==> branch ember <==
==> flow/design.v <==
`timescale 1ns / 1ps
module clk_div(
   input wire sys_clk,
   input wire sys_clk_rst,
   output wire gen_clk, 
   output wire ps_clk, 
   output wire fsk_clk, 
   output wire gen_en,
   output wire ps_en,
   output wire fsk_en
);
   parameter fsk_div=5;
   parameter ps_div=fsk_div*16;
   parameter gen_div=ps_div*16;
   reg [$clog2(fsk_div)-1:0] fsk_cnt;
   reg [$clog2(ps_div)-1:0] ps_cnt;
   reg [$clog2(gen_div)-1:0] gen_cnt;
   reg gen_clk_reg;
   reg ps_clk_reg;
   reg fsk_clk_reg;
   assign gen_clk=gen_clk_reg;
   assign ps_clk=ps_clk_reg;
   assign fsk_clk=fsk_clk_reg;
   assign gen_en=~(gen_cnt<gen_div-1) & ~gen_clk_reg;
   assign ps_en=~(ps_cnt<ps_div-1) & ~ps_clk_reg;
   assign fsk_en=~(fsk_cnt<fsk_div-1) & ~fsk_clk_reg;
   always@(posedge sys_clk or posedge sys_clk_rst) begin
     if(sys_clk_rst) begin
       gen_cnt<=32'd0;
       ps_cnt<=32'd0;
       fsk_cnt<=32'd0;
       gen_clk_reg<=1'b0;
       ps_clk_reg<=1'b0;
       fsk_clk_reg<=1'b0;
     end
     else begin
       if(gen_cnt<gen_div-1) begin
         gen_cnt<=gen_cnt+32'd1;
         gen_clk_reg<=gen_clk_reg;
       end
       else begin
         gen_cnt<=32'd0;
         gen_clk_reg<=~gen_clk_reg;
       end
       if(ps_cnt<ps_div-1) begin
         ps_cnt<=ps_cnt+32'd1;
         ps_clk_reg<=ps_clk_reg;
       end
       else begin
         ps_cnt<=32'd0;
         ps_clk_reg<=~ps_clk_reg;
       end
       if(fsk_cnt<fsk_div-1) begin
         fsk_cnt<=fsk_cnt+32'd1;
         fsk_clk_reg<=fsk_clk_reg;
       end
       else begin
         fsk_cnt<=32'd0;
         fsk_clk_reg<=~fsk_clk_reg;
       end
     end
   end
endmodule
`timescale 1ns / 1ps
module sig_gen(
  input wire clk,
  input wire rst,
  input wire en,
  output wire [7:0] data_out
);
  reg [7:0] data_out_reg;
  assign data_out=data_out_reg;
  always@(posedge clk or posedge rst) begin
   if(rst) begin
    data_out_reg<=8'd0;
   end
   else if(en) begin
    data_out_reg<=data_out_reg+8'd1;
   end
  end
endmodule
`timescale 1ns / 1ps
module hamming_encode(
    input wire [7:0] bitstream,
    input wire clk,
    input wire rst,
    input wire en,
    output wire [15:0] hammingcode
);    
    reg [2:0] check1;
    reg [2:0] check2;
    reg [15:0] hammingcode_reg;
    assign hammingcode=hammingcode_reg;
always @(*) begin
    check1[2] <= bitstream[7] ^ bitstream[6] ^ bitstream[5];
    check1[1] <= bitstream[7] ^ bitstream[6] ^ bitstream[4];
    check1[0] <= bitstream[7] ^ bitstream[5] ^ bitstream[4];
    check2[2] <= bitstream[3] ^ bitstream[2] ^ bitstream[1];
    check2[1] <= bitstream[3] ^ bitstream[2] ^ bitstream[0];
    check2[0] <= bitstream[3] ^ bitstream[1] ^ bitstream[0];
end
always @(posedge clk or posedge rst) begin
    if (rst) begin
        hammingcode_reg <= 16'd0;
    end
    else if (en) hammingcode_reg <= {2'b11,bitstream[7:4], check1[2:0], bitstream[3:0], check2[2:0]};
end
endmodule
`timescale 1ns / 1ps
module P2S(
   input wire clk, 
   input wire rst,
   input wire en,
   input wire [15:0] din,
   output reg dout,
   output reg sig_valid
    );
    reg [3:0] cnt;
    always@(posedge clk or posedge rst) begin
      if(rst) begin
        cnt <= 4'd0;
        dout <= 1'b0;
        sig_valid <= 1'b0;
      end
      else if(en) begin
      if(din[15:14]==2'b11) begin
        dout <= din[15-cnt];
        sig_valid<=1'b1;
        if(cnt<=14) cnt <= cnt + 4'd1;
        else cnt <= 4'd0;
       end 
       else sig_valid<=1'b0;
      end
    end
endmodule
`timescale 1ns / 1ps
module fsk_modulate (
    input wire clk,
    input wire rst,
    input wire en,
    input wire bit_in,
    input wire sig_valid,
    output wire wave_out
);
    reg [3:0] cnt;
    reg wave_h, wave_l;
    always @(posedge clk or posedge rst) begin
		if (rst) begin
			cnt <= 4'b0000;
			wave_h <= 0;
			wave_l <= 0;
		end
		else if (en) begin
		 if(sig_valid) begin
			if(cnt == 4'b0111) begin
				wave_h <= ~wave_h;
				wave_l <= ~wave_l;
				cnt <= 4'b0000;
			end
			else if(~(cnt%4)) begin
				wave_h <= ~wave_h;
			end
			cnt <= cnt + 1;
		 end
		 else cnt<=4'b0;
		end
    end
    assign wave_out = bit_in?wave_h:wave_l;
endmodule
`timescale 1ns / 1ps
module fsk_demodulate(
   input wire clk,
   input wire rst,
   input wire en,
   input wire in,
   output reg out
 );
    reg [4:0] zeronum;
    reg [4:0] clknum;
    reg last,outreg;
    always@(posedge clk or posedge rst)
    begin
		if (rst) begin
			last<=0;
			zeronum<=0;
			clknum<=5'b0;
			outreg<=0;
			out<=0;
		end
		else if (en) begin
			clknum<=clknum+1;
			if(in!=last)
			begin
				zeronum<=zeronum+1;
			end
			if(clknum == 3) 
			begin
				if(zeronum > 1)
				begin
					outreg<=1;
				end
				else
				begin
					outreg<=0;
				end
			end 
			if(clknum == 15)
			begin
				clknum<=0;
				zeronum<=0;
				out<=outreg;
			end
			last<=in;
		end
    end
endmodule
`timescale 1ns / 1ps
module S2P(
  input wire clk, 
  input wire rst,
  input wire en,
  input wire din,
  output reg [13:0] hammingcode
    );
    reg [1:0] current;
    reg [1:0] next;
    parameter IDLE = 2'b00;
    parameter START = 2'b01;
    parameter RECEIVE = 2'b11;
    reg [13:0] temp_reg;
    reg current_bit;
    reg [15:0] cnt;
    reg flag; 
    always@(posedge clk or posedge rst) begin
      if(rst) begin
       current <= IDLE;
      end
      else if(en) begin
       current <= next;
      end
    end
    always@(*) begin
     case(current)
      IDLE:
        if(current_bit) next<=START;
        else next<=IDLE;
      START:
        if(current_bit) next<=RECEIVE;
        else next<=IDLE; 
      RECEIVE:begin
        if(cnt<13) begin
         next <= RECEIVE; 
        end
        else begin
         next <= IDLE;
        end
      end
      default:next <= IDLE;
     endcase
    end
    always@(posedge clk or posedge rst) begin
     if(rst) begin
      current_bit <= 1'b0;
      temp_reg <= 14'b0;
      cnt <= 16'd0;
      flag <= 1'b0;
      hammingcode <= 14'b0;
     end
     else if(en) begin
      current_bit<=din;
      case(current)
        IDLE:begin
         flag<=1'b0;
         temp_reg<=14'b0;
        end
        START:begin
         flag<=1'b0;
         temp_reg<=14'b0;
        end
        RECEIVE:begin
         temp_reg[13-cnt]<=current_bit;
         cnt<=cnt+16'd1;
         flag<=1'b0;
         if(cnt==13) begin
          flag<=1'b1;
          cnt<=16'd0;
         end
        end
        default:begin
         flag<=1'b0;
         temp_reg<=14'b0;
        end
      endcase
      if(flag) begin
       hammingcode <= temp_reg;
      end
     end
    end
endmodule
`timescale 1ns / 1ps
module hamming_decode(
    input [13:0] code,
    input clk,
    input rst,
    input en,
    output reg [7:0] bitstream
    );
    reg [2:0] check1;
    reg [2:0] check2;
always @(*) begin
    check1[2] <= code[13] ^ code[12] ^ code[11] ^ code[9];
    check1[1] <= code[13] ^ code[12] ^ code[10] ^ code[8];
    check1[0] <= code[13] ^ code[11] ^ code[10] ^ code[7];
    check2[2] <= code[6] ^ code[5] ^ code[4] ^ code[2];
    check2[1] <= code[6] ^ code[5] ^ code[3] ^ code[1];
    check2[0] <= code[6] ^ code[4] ^ code[3] ^ code[0];
end
always @(posedge clk or posedge rst) begin
     if (rst) begin
       bitstream <= 4'd0;
     end
     else if (en) begin
        case(check1)
            3'b111: bitstream[7:4] <= {~code[13], code[12:10]};
            3'b110: bitstream[7:4] <= {code[13], ~code[12], code[11:10]};
            3'b101: bitstream[7:4] <= {code[13:12], ~code[11], code[10]};
            3'b011: bitstream[7:4] <= {code[13:11], ~code[10]};
            default: bitstream[7:4] <= code[13:10];
        endcase
        case(check2)
            3'b111: bitstream[3:0] <= {~code[6], code[5:3]};
            3'b110: bitstream[3:0] <= {code[6], ~code[5], code[4:3]};
            3'b101: bitstream[3:0] <= {code[6:5], ~code[4], code[3]};
            3'b011: bitstream[3:0] <= {code[6:4], ~code[3]};
            default: bitstream[3:0] <= code[6:3];
        endcase
     end
end
endmodule
`timescale 1ns / 1ps
module Tx_top(
  input wire sys_clk,
  input wire sys_clk_rst,
  input wire rst,
  output wire [7:0] data_out, 
  output wire [15:0] hammingcode,
  output wire fsk_out 
);
  wire gen_clk;
  wire ps_clk;
  wire fsk_clk;
  wire gen_en;
  wire ps_en;
  wire fsk_en;
  clk_div my_clk_div(
   .sys_clk(sys_clk),
   .sys_clk_rst(sys_clk_rst),
   .gen_clk(gen_clk),
   .ps_clk(ps_clk),
   .fsk_clk(fsk_clk),
   .gen_en(gen_en),
   .ps_en(ps_en),
   .fsk_en(fsk_en)
  );
  sig_gen my_sig_gen(
    .clk(sys_clk),
    .en(gen_en),
    .rst(rst),
    .data_out(data_out)
  );
  hamming_encode my_hamming_encode(
    .bitstream(data_out),
    .clk(sys_clk),
    .en(gen_en),
    .rst(rst),
    .hammingcode(hammingcode)
  );
  wire dout;
  wire sig_valid;
  P2S my_P2S(
    .clk(sys_clk),
    .en(ps_en),
    .rst(rst),
    .din(hammingcode),
    .dout(dout),
    .sig_valid(sig_valid)
  );
  fsk_modulate my_fsk_modulate(
    .clk(sys_clk),
    .en(fsk_en),
    .rst(rst),
    .bit_in(dout),
    .sig_valid(sig_valid),
    .wave_out(fsk_out)
  );
endmodule
`timescale 1ns / 1ps
module Rx_top(
  input wire sys_clk,
  input wire sys_clk_rst,
  input wire rst,
  input wire bit_in, 
  output wire [13:0] hammingcode,
  output wire [7:0] sig_out
);
  wire gen_clk;
  wire ps_clk;
  wire fsk_clk;
  wire gen_en;
  wire ps_en;
  wire fsk_en;
  clk_div my_clk_div(
   .sys_clk(sys_clk),
   .sys_clk_rst(sys_clk_rst),
   .gen_clk(gen_clk),
   .ps_clk(ps_clk),
   .fsk_clk(fsk_clk),
   .gen_en(gen_en),
   .ps_en(ps_en),
   .fsk_en(fsk_en)
  );
  wire de_fsk_out;
  fsk_demodulate my_fsk_demodulate(
    .clk(sys_clk),
    .en(fsk_en),
    .rst(rst),
    .in(bit_in),
    .out(de_fsk_out)
  );
  S2P my_S2P(
    .clk(sys_clk),
    .en(ps_en),
    .rst(rst),
    .din(de_fsk_out),
    .hammingcode(hammingcode)
  );
  hamming_decode my_hamming_decode(
    .code(hammingcode),
    .clk(sys_clk),
    .en(gen_en),
    .rst(rst),
    .bitstream(sig_out)
  );
endmodule
`timescale 1ns / 1ps
module comm_top(
  input wire sys_clk,
  input wire sys_clk_rst,
  input wire rst,
  input wire bit_in, 
  output wire bit_out, 
  output wire [7:0] data_trans, 
  output wire [7:0] data_recev 
);
  wire [15:0] en_hamming_code; 
  wire [13:0] de_hamming_code; 
Tx_top my_Tx_top(
  .sys_clk(sys_clk),
  .sys_clk_rst(sys_clk_rst),
  .rst(rst),
  .data_out(data_trans), 
  .hammingcode(en_hamming_code),
  .fsk_out(bit_out) 
);
Rx_top my_Rx_top(
  .sys_clk(sys_clk),
  .sys_clk_rst(sys_clk_rst),
  .rst(rst),
  .bit_in(bit_in), 
  .hammingcode(de_hamming_code),
  .sig_out(data_recev) 
);
endmodule
==> flow/run.sh <==
#!/bin/bash
# the make line also repeats each setting of config.mk as NAME=value (left out here)
make -C /OpenROAD-flow-scripts/flow DESIGN_CONFIG=/design/flow/config.mk WORK_HOME=/design/flow/orfs CLKGATE_MAP_FILE= finish
==> flow/config.mk <==
export PLATFORM = sky130hd
export DESIGN_NAME = comm_top
export DESIGN_NICKNAME = comm_top
export VERILOG_FILES = /design/flow/design.v
export SDC_FILE = /design/flow/constraint.sdc
export NUM_CORES = 4
export LEC_CHECK = 0
export ABC_AREA = 1
export CAP_MARGIN = 20
export CORE_MARGIN = 2
export CORE_UTILIZATION = 70
export CTS_CLUSTER_DIAMETER = 37
export PLACE_DENSITY_LB_ADDON = 0.2
export SLEW_MARGIN = 20
==> flow/constraint.sdc <==
create_clock -name core_clock -period 7.56 [get_ports {sys_clk}]
set_input_delay 1.5120 -clock core_clock [delete_from_list [all_inputs] [get_ports {sys_clk}]]
set_output_delay 1.5120 -clock core_clock [all_outputs]
set_load 0.01 [all_outputs]
==> branch maple: changes against branch ember <==
ABC_AREA = default   (was 1)
CORE_UTILIZATION = 44   (was 70)
CTS_CLUSTER_DIAMETER = default   (was 37)
PLACE_DENSITY_LB_ADDON = default   (was 0.2)
SLEW_MARGIN = 25   (was 20)
==> flow/constraint.sdc (replaced) <==
create_clock -name core_clock -period 3.75 [get_ports {sys_clk}]
set_input_delay 0.7500 -clock core_clock [delete_from_list [all_inputs] [get_ports {sys_clk}]]
set_output_delay 0.7500 -clock core_clock [all_outputs]
set_load 0.01 [all_outputs]
==> branch zinc: changes against branch ember <==
CORE_UTILIZATION = 72   (was 70)
CTS_CLUSTER_DIAMETER = 400   (was 37)
CTS_CLUSTER_SIZE = 98   (was default)
PLACE_DENSITY_LB_ADDON = default   (was 0.2)
==> flow/constraint.sdc (replaced) <==
create_clock -name core_clock -period 2.66 [get_ports {sys_clk}]
set_input_delay 0.5320 -clock core_clock [delete_from_list [all_inputs] [get_ports {sys_clk}]]
set_output_delay 0.5320 -clock core_clock [all_outputs]
set_load 0.01 [all_outputs]
==> summary of the runs <==
Of branch zinc and branch maple, branch maple has the higher register-to-register slack (gap 0.74 ns). Of branch maple and branch zinc, branch maple has the higher worst setup slack (gap 0.74 ns). In branch zinc the global-route usage is higher than in branch ember, by 3.9 points. Between branch maple and branch zinc, the lower worst hold slack is in branch maple (gap 0.0060 ns). Against branch maple, the area after synthesis of branch ember is larger by 3.8%. Between branch maple and branch ember, the lower total power is in branch ember (gap 110%, measured against branch ember). Sequential power, lowest first: branch ember, branch maple, branch zinc. Between branch maple and branch ember, the lower via count is in branch maple (gap 15%, measured against branch ember). Cell area: branch maple < branch ember < branch zinc. Branch ember produced a clean layout. Branch maple finished clean. Branch zinc produced a layout that fails on setup timing. In clock-buffer cell count, branch ember and branch zinc do not differ.
==> figures <==
item                                                        branch maple               branch zinc              branch ember
Run status                                                finished clean           failed layout checks       finished clean
Reasons for failing layout checks                                      -              setup timing                         -
Number of cells traversed by the worst hold path                       1                         -                         1
Routed wirelength normalized by instance count                   14.1 µm                   15.0 µm                   14.0 µm
Portion of total power attributed to sequential cells              0.474                     0.492                     0.496
Biggest consumer                                       the clock network          sequential cells          sequential cells
DR pass1 iterations                                                    5                         5                        18
Post-route worst hold slack                                     0.429 ns                  0.435 ns                  0.431 ns
Setup violations, final                                                0                        14                         0
Area enclosed by the die boundary                             19,300 µm²                12,400 µm²                12,800 µm²
Switching part of the total power                                  0.209                     0.225                     0.211
Met3 usage                                                        0.0390                    0.0697                    0.0530
Top cell by count, worst path                                          -  sky130_fd_sc_hd__nand2_1  sky130_fd_sc_hd__nand2_1
Pwr Total                                                      0.00356 W                 0.00480 W                 0.00167 W
Number of global-route vias before repair                          5,636                     7,035                     6,573
Layout clock area frac                                            0.0676                    0.0567                    0.0606
Logic gate fraction of the total cell area                         0.435                     0.401                     0.426
Combinational Power Share                                          0.021                     0.023                     0.021
Setup ws final                                                  0.243 ns                 -0.493 ns                   4.13 ns
Post-route design area                                          9110 µm²                10,100 µm²                  9200 µm²
Non-clock inverter total of the final layout                          14                       134                       133
Worst-case vdd ir drop                                        0.000339 V                0.000553 V                0.000163 V
Power figures rest on the tool's default switching activity, not on a simulated workload.
